== try-willow ==
==> flow/design.v (excerpt) <==
module desiredDrive_reg(
    input clk, rst_n,
    input [11:0] avg_torque,
    input [4:0] cadence,
    input not_pedaling,
    input [12:0] incline,
    input [2:0] scale,
    output logic [11:0] target_curr
);
logic [11:0] avg_torque_r;
logic [4:0] cadence_r;
logic not_pedaling_r;
logic [12:0] incline_r;
logic [2:0] scale_r;
logic [11:0] target_curr_nxt;
always_ff @(posedge clk, negedge rst_n) begin
    if (!rst_n) begin
        avg_torque_r <= 12'h000;
        cadence_r <= 5'h00;
        not_pedaling_r <= 1'b0;
        incline_r <= 13'h0000;
        scale_r <= 3'h0;
    end
    else begin
        avg_torque_r <= avg_torque;
        cadence_r <= cadence;
        not_pedaling_r <= not_pedaling;
        incline_r <= incline;
        scale_r <= scale;
    end
end
desiredDrive iDD(.avg_torque(avg_torque_r), .cadence(cadence_r), .not_pedaling(not_pedaling_r),
                 .incline(incline_r), .scale(scale_r), .target_curr(target_curr_nxt));
always_ff @(posedge clk, negedge rst_n) begin
    if (!rst_n)
        target_curr <= 12'h000;
    else
        target_curr <= target_curr_nxt;
end
endmodule
Size: about 1500 cells after synthesis, about 46 flip-flops, roughly 11000 sq um of cells after synthesis.
Settings: LEC_CHECK=0, ABC_AREA=1, CAP_MARGIN=20, CORE_MARGIN=2, CORE_UTILIZATION=68, CTS_CLUSTER_DIAMETER=309, CTS_CLUSTER_SIZE=99, SETUP_SLACK_MARGIN=2.4, SLEW_MARGIN=20, TNS_END_PERCENT=10; clock period 10.7 ns.
run.sh (not shown) runs the stock make flow with config.mk's settings and CLKGATE_MAP_FILE=.
try-willow finished every stage; the final checks, however, were not passed, the failures being setup timing.
--- input diff try-willow..try-umber ---
==> flow/config.mk <==
export PLATFORM = sky130hd
export DESIGN_NAME = desiredDrive_reg
export DESIGN_NICKNAME = desiredDrive_reg
export VERILOG_FILES = /design/flow/design.v
export SDC_FILE = /design/flow/constraint.sdc
export NUM_CORES = 4
export LEC_CHECK = 0
export CAP_MARGIN = 20
export CORE_MARGIN = 2
export CORE_UTILIZATION = 40
export SLEW_MARGIN = 20
Findings:
Delta (try-umber minus try-willow): number of cells upsized or downsized after cts grew by 45; routed length on met3 shrank by about 55%. Every stage of try-umber finished as expected; the final checks, on the other hand, flagged setup timing, which means the layout fails. Going from try-willow to try-umber, cell count after synthesis shrinks by 190. Area of all sequential standard cells: try-willow vs try-umber identical.
[inputs] try-pepper vs try-umber
diff --git a/flow/config.mk b/flow/config.mk
--- a/flow/config.mk
+++ b/flow/config.mk
@@ -8,4 +8,4 @@
 export CAP_MARGIN = 20
 export CORE_MARGIN = 2
-export CORE_UTILIZATION = 40
+export CORE_UTILIZATION = 63
 export SLEW_MARGIN = 20
==> comparison <==
Each of try-pepper and try-umber falls short of a clean finish. Every stage of try-umber finished as expected; the final checks, on the other hand, flagged setup timing, which means the layout fails. Delta (try-pepper minus try-umber): routed wire length has increased; post-place setup slack shows a reduction of 0.0045 ns; combined area of the multi-input logic cells higher; floorplan-stage core utilization moved up; final tally of hold violations flat. try-pepper — first-iteration detailed-routing DRC count about 22% higher, try-umber as reference. Diff try-pepper..try-umber | post-layout period usage of the worst path | negligible. Between try-pepper and try-umber, the via count is higher for try-pepper.
Modified inputs, try-indigo compared to try-pepper
diff --git a/flow/config.mk b/flow/config.mk
--- a/flow/config.mk
+++ b/flow/config.mk
@@ -8,4 +8,4 @@
 export CAP_MARGIN = 20
 export CORE_MARGIN = 2
-export CORE_UTILIZATION = 63
+export CORE_UTILIZATION = 40
 export SLEW_MARGIN = 20
==> flow/constraint.sdc <==
create_clock -name core_clock -period 13.0 [get_ports {clk}]
set_input_delay 2.6000 -clock core_clock [delete_from_list [all_inputs] [get_ports {clk}]]
set_output_delay 2.6000 -clock core_clock [all_outputs]
set_load 0.01 [all_outputs]
--- outcome ---
Between try-indigo and try-pepper, the difference in chip area in the Yosys report is negligible.
Delta (try-indigo minus try-pepper): total vias in the final route moved down.
try-indigo: no failed stages, no open violations at the end
Edits applied to the flow inputs when going from try-indigo to try-harbor:
diff --git a/flow/config.mk b/flow/config.mk
--- a/flow/config.mk
+++ b/flow/config.mk
@@ -9,3 +9,6 @@
 export CORE_MARGIN = 2
 export CORE_UTILIZATION = 40
+export CTS_CLUSTER_DIAMETER = 343
+export CTS_CLUSTER_SIZE = 100
 export SLEW_MARGIN = 20
+export TNS_END_PERCENT = 15
Findings:
try-indigo -> try-harbor: final net count delta 0, exact match
Sequential cell count: try-indigo vs try-harbor identical
Compared with try-indigo, in try-harbor number of gates on the worst path with buffers counted held steady; tap cell instance count stayed essentially flat.
Edits applied to the flow inputs when going from try-harbor to try-quartz:
diff --git a/flow/config.mk b/flow/config.mk
--- a/flow/config.mk
+++ b/flow/config.mk
@@ -9,6 +9,6 @@
 export CORE_MARGIN = 2
 export CORE_UTILIZATION = 40
-export CTS_CLUSTER_DIAMETER = 343
+export CTS_CLUSTER_DIAMETER = 333
 export CTS_CLUSTER_SIZE = 100
 export SLEW_MARGIN = 20
-export TNS_END_PERCENT = 15
+export TNS_END_PERCENT = 10
try-quartz -> try-harbor: final wirelength delta 0, exact match
Between try-quartz and try-harbor, the number of stages on the worst hold path figures differ only marginally.
As far as number of global-route vias before repair goes, try-harbor and try-quartz are indistinguishable; the numbers are identical.
Reported for try-quartz and try-harbor, minimum clock period after layout turned out identical to the last digit.
Design area: try-quartz vs try-harbor identical

---

Setup of v6:
Starting RTL as in the previous note.
==> flow/config.mk <==
export PLATFORM = sky130hd
export DESIGN_NAME = desiredDrive_reg
export DESIGN_NICKNAME = desiredDrive_reg
export VERILOG_FILES = /design/flow/design.v
export SDC_FILE = /design/flow/constraint.sdc
export NUM_CORES = 4
export LEC_CHECK = 0
export CAP_MARGIN = 0
export CORE_MARGIN = 2
export CORE_UTILIZATION = 72
export PLACE_DENSITY_LB_ADDON = 0.0
export SLEW_MARGIN = 20
export TNS_END_PERCENT = 45
==> flow/constraint.sdc <==
create_clock -name core_clock -period 11.2 [get_ports {clk}]
set_input_delay 2.2400 -clock core_clock [delete_from_list [all_inputs] [get_ports {clk}]]
set_output_delay 2.2400 -clock core_clock [all_outputs]
set_load 0.01 [all_outputs]
v6 had finished all stages when the layout checks came back failing, citing negative setup slack.
For v7, these inputs were changed with respect to v6:
- PLACE_DENSITY_LB_ADDON: 0.0 -> unset
- PLACE_DENSITY: unset -> 0.39
- CORE_UTILIZATION: 72 -> 68
- TNS_END_PERCENT: 45 -> unset
- the clock period (ns, I/O delays scaled along): 11.2 -> 9.84
[summary]
No crash in v7: every stage finished, but the layout fails its final checks due to negative setup slack. v6: flow complete, layout not clean; failing: negative setup slack. Changes observed in v7 relative to v6: initial core utilization went down, final clock period utilization by the worst path grew by 8.9 points, total routed wirelength saw a decrease, well tap count increased 15%. In v7 relative to v6, routability congestion estimate had gone down slightly. Looking only at multi-input combinational cell area, and setting everything else aside, the lower value of v6 and v7 goes to v7. [v7] overall track demand over capacity in global routing rose 0.65 points relative to v6.

---

== the baseline ==
The RTL this note starts from:
==> flow/design.v <==
module incline_sat(
    input [12:0] incline,
    output [9:0] incline_sat
);
assign incline_sat = (~incline[12] && |incline[12:9]) ? 10'h1FF : 
                    (incline[12] && ~(&incline[12:9])) ? 10'h200 : incline[9:0];
endmodule
module desiredDrive(
    input [11:0] avg_torque,
    input [4:0] cadence,
    input not_pedaling,
    input [12:0] incline,
    input [2:0] scale,
    output [11:0] target_curr
);
localparam TORQUE_MIN = 12'h380;
localparam TOO_SMALL = 5'h05;
logic [9:0] inc_sat;
incline_sat i1( .incline(incline), .incline_sat(inc_sat));
logic [10:0] incline_factor;
assign incline_factor = {inc_sat[9], inc_sat[9:0]} + 11'd256;
logic [8:0] incline_factor_limit;
assign incline_factor_limit = (incline_factor[10] == 1'b1) ? 9'h000 : (incline_factor[9]) ? 9'h1FF : incline_factor[8:0];
logic [5:0] cadence_factor;
assign cadence_factor = (|cadence[4:1]) ? ({1'b0, cadence} + 6'd32) : 6'h00;
logic [12:0]torque_off;
assign torque_off = {1'b0, avg_torque} - {1'b0, TORQUE_MIN};
logic [12:0] torque_pos;
assign torque_pos = (torque_off[12] == 1'b1) ? 12'h000 : torque_off[11:0];
logic [30:0]assist_prod;
assign assist_prod = not_pedaling ? 30'h00000000 : (torque_pos * incline_factor_limit * cadence_factor * scale);
assign target_curr = (|assist_prod[29:27]) ? 12'hFFF : assist_prod[26:15];
endmodule
module desiredDrive_reg(
    input clk, rst_n,
    input [11:0] avg_torque,
    input [4:0] cadence,
    input not_pedaling,
    input [12:0] incline,
    input [2:0] scale,
    output logic [11:0] target_curr
);
logic [11:0] avg_torque_r;
logic [4:0] cadence_r;
logic not_pedaling_r;
logic [12:0] incline_r;
logic [2:0] scale_r;
logic [11:0] target_curr_nxt;
always_ff @(posedge clk, negedge rst_n) begin
    if (!rst_n) begin
        avg_torque_r <= 12'h000;
        cadence_r <= 5'h00;
        not_pedaling_r <= 1'b0;
        incline_r <= 13'h0000;
        scale_r <= 3'h0;
    end
    else begin
        avg_torque_r <= avg_torque;
        cadence_r <= cadence;
        not_pedaling_r <= not_pedaling;
        incline_r <= incline;
        scale_r <= scale;
    end
end
desiredDrive iDD(.avg_torque(avg_torque_r), .cadence(cadence_r), .not_pedaling(not_pedaling_r),
                 .incline(incline_r), .scale(scale_r), .target_curr(target_curr_nxt));
always_ff @(posedge clk, negedge rst_n) begin
    if (!rst_n)
        target_curr <= 12'h000;
    else
        target_curr <= target_curr_nxt;
end
endmodule
clock: 14.5 ns
lec_check: 0
abc_area: 0
cap_margin: 25
core_aspect_ratio: 1.67
core_margin: 2
core_utilization: 32
gpl_routability_driven: 0
gpl_timing_driven: 1
max_routing_layer: met5
setup_slack_margin: -1.43
slew_margin: 5
tns_end_percent: 90
For the candidate, these inputs were changed with respect to the baseline:
# the baseline
export LEC_CHECK = 0
export ABC_AREA = 0
export CAP_MARGIN = 25
export CORE_ASPECT_RATIO = 1.67
export CORE_MARGIN = 2
export CORE_UTILIZATION = 32
export GPL_ROUTABILITY_DRIVEN = 0
export GPL_TIMING_DRIVEN = 1
export MAX_ROUTING_LAYER = met5
export SETUP_SLACK_MARGIN = -1.43
export SLEW_MARGIN = 5
export TNS_END_PERCENT = 90
create_clock -name core_clock -period 14.5 [get_ports {clk}]
# the candidate
export LEC_CHECK = 0
export ABC_AREA = 0
export CAP_MARGIN = 15
export CELL_PAD_IN_SITES_DETAIL_PLACEMENT = 1
export CORE_MARGIN = 8
export CORE_UTILIZATION = 39
export CTS_CLUSTER_DIAMETER = 198
export CTS_CLUSTER_SIZE = 43
export GPL_ROUTABILITY_DRIVEN = 0
export GPL_TIMING_DRIVEN = 1
export MAX_ROUTING_LAYER = met4
export PLACE_DENSITY_LB_ADDON = 0.21
export SETUP_SLACK_MARGIN = 2.67
export SLEW_MARGIN = 35
export TNS_END_PERCENT = 90
create_clock -name core_clock -period 14.5 [get_ports {clk}]
==> results <==
Changes observed in the candidate relative to the baseline: met1 routing resource usage after global routing climbed 4.6 points; via density per instance climbed about 8%; flip-flop and latch area climbed about 0.54%.
Compared with the baseline, the candidate shows a higher global-route usage.
The candidate: pin slew with the least headroom to its limit lower than the baseline

---

Setup of red:
Starts from the design.v that is shown in full above.
Settings: LEC_CHECK=0, CAP_MARGIN=40, CORE_MARGIN=2, CORE_UTILIZATION=72, PLACE_DENSITY=0.38, SLEW_MARGIN=20; clock period 11.2 ns.
To summarise red: no stage aborted, but the layout did not pass its checks, failing on setup timing.
Input-level comparison between blue and red:
- TNS_END_PERCENT newly set to 10
- PLACE_DENSITY removed (was 0.38)
- CAP_MARGIN changed from 40 to 20
- CTS_CLUSTER_SIZE newly set to 100
- the clock period (ns, I/O delays scaled along) changed from 11.2 to 9.84
### Flow results
In the summary table, blue is marked failed, with error GRT-0232 raised in 5_1_grt. Going from red to blue, total placed cells including tap cells grew by a few percent. Going from red to blue, number of resized instances in the post-cts repair step shrank by more than half. Diff red..blue | clock net sink count | unchanged. Comparing blue and red, final estimated routing congestion in global placement is lower on red. On blue: worst setup slack before clock tree synthesis is 1.33 ns lower than what red gave. Relative to red, instance area at placement has increased by 8.4% in blue. Reported for blue and red, compound-gate portion of the synthesized area turned out identical to the last digit.

---

Starts from the design.v that is shown in full above.
==> flow/config.mk <==
export PLATFORM = sky130hd
export DESIGN_NAME = desiredDrive_reg
export DESIGN_NICKNAME = desiredDrive_reg
export VERILOG_FILES = /design/flow/design.v
export SDC_FILE = /design/flow/constraint.sdc
export NUM_CORES = 4
export LEC_CHECK = 0
export CAP_MARGIN = 20
export CORE_ASPECT_RATIO = 1.18
export CORE_MARGIN = 2
export CORE_UTILIZATION = 31
export SETUP_SLACK_MARGIN = -1.0
export SLEW_MARGIN = 20
==> flow/constraint.sdc <==
create_clock -name core_clock -period 13.0 [get_ports {clk}]
set_input_delay 2.6000 -clock core_clock [delete_from_list [all_inputs] [get_ports {clk}]]
set_output_delay 2.6000 -clock core_clock [all_outputs]
set_load 0.01 [all_outputs]
The starting point completed without violations.
Edit:
--- a/flow/config.mk
+++ b/flow/config.mk
@@ -9 +9 @@
-export CORE_ASPECT_RATIO = 1.18
+export CORE_ASPECT_RATIO = 1.19
@@ -11,2 +11,2 @@
-export CORE_UTILIZATION = 31
-export SETUP_SLACK_MARGIN = -1.0
+export CORE_UTILIZATION = 54
+export HOLD_SLACK_MARGIN = 0.06
Utilization climbs by 25 points. Via count is lower by 1.0%. Synthesized cell count stays the same. Design area is lower by 1.3%. Setup slack is better by 0.48 ns. Non-clock buffer count grows by 6. Wire length stays flat. Fmax came out higher by 3.9%. Count of clock-buffer cells in the layout went down by 2.
Edit:
--- a/flow/config.mk
+++ b/flow/config.mk
@@ -9 +8,0 @@
-export CORE_ASPECT_RATIO = 1.19
@@ -11,2 +10,3 @@
-export CORE_UTILIZATION = 54
-export HOLD_SLACK_MARGIN = 0.06
+export CORE_UTILIZATION = 40
+export CTS_CLUSTER_DIAMETER = 63
+export CTS_CLUSTER_SIZE = 100
@@ -13,0 +14 @@
+export TNS_END_PERCENT = 20
Utilization shrinks by 15 points.
Design area grows by about 0.64%.
Die size grows by about 34%.
Worst setup slack gains 0.025 ns.
Clock skew grows by 0.0045 ns.
Routed wire length grows by 0.64%.
Edit:
--- a/flow/config.mk
+++ b/flow/config.mk
@@ -9 +9,2 @@
-export CORE_MARGIN = 2
+export CORE_ASPECT_RATIO = 1.75
+export CORE_MARGIN = 10
@@ -11,4 +12,2 @@
-export CTS_CLUSTER_DIAMETER = 63
-export CTS_CLUSTER_SIZE = 100
-export SLEW_MARGIN = 20
-export TNS_END_PERCENT = 20
+export MAX_ROUTING_LAYER = met5
+export SLEW_MARGIN = 40
=> Die size grows by about a fifth. Worst setup slack loses 0.18 ns. Sequential share of layout area hardly moves. Flip-flop count does not change. Clock skew shrinks by 0.010 ns. Routed wire length grows by a few percent. Count of clock-buffer cells in the layout does not change. Cell area stays flat. Synthesized area does not change. Final cell count does not change.

---

// desiredDrive_reg: RTL as listed in full above, without the edits since
export LEC_CHECK = 0
export CAP_MARGIN = 20
export CORE_MARGIN = 2
export CORE_UTILIZATION = 72
export CTS_CLUSTER_DIAMETER = 25
export CTS_CLUSTER_SIZE = 28
export MAX_ROUTING_LAYER = met4
export PLACE_DENSITY_LB_ADDON = 0.19
export SETUP_SLACK_MARGIN = 1.13
export SLEW_MARGIN = 40
create_clock -name core_clock -period 3.93 [get_ports {clk}]
The starting point ended with an error in 5_1_grt.
Rerun with:
ABC_AREA = 1   (was not set)
CTS_CLUSTER_DIAMETER = not set   (was 25)
CTS_CLUSTER_SIZE = not set   (was 28)
MAX_ROUTING_LAYER = not set   (was met4)
PLACE_DENSITY_LB_ADDON = not set   (was 0.19)
SETUP_SLACK_MARGIN = -0.58   (was 1.13)
SLEW_MARGIN = 20   (was 40)
clock period = 5.99 ns   (was 3.93 ns; I/O delays follow)
What happened:
- With this change the flow stopped in 4_1_cts
- die area climbs by 1.2%
- synthesized area climbs by 1.2%
- synthesized cell count climbs by 14%
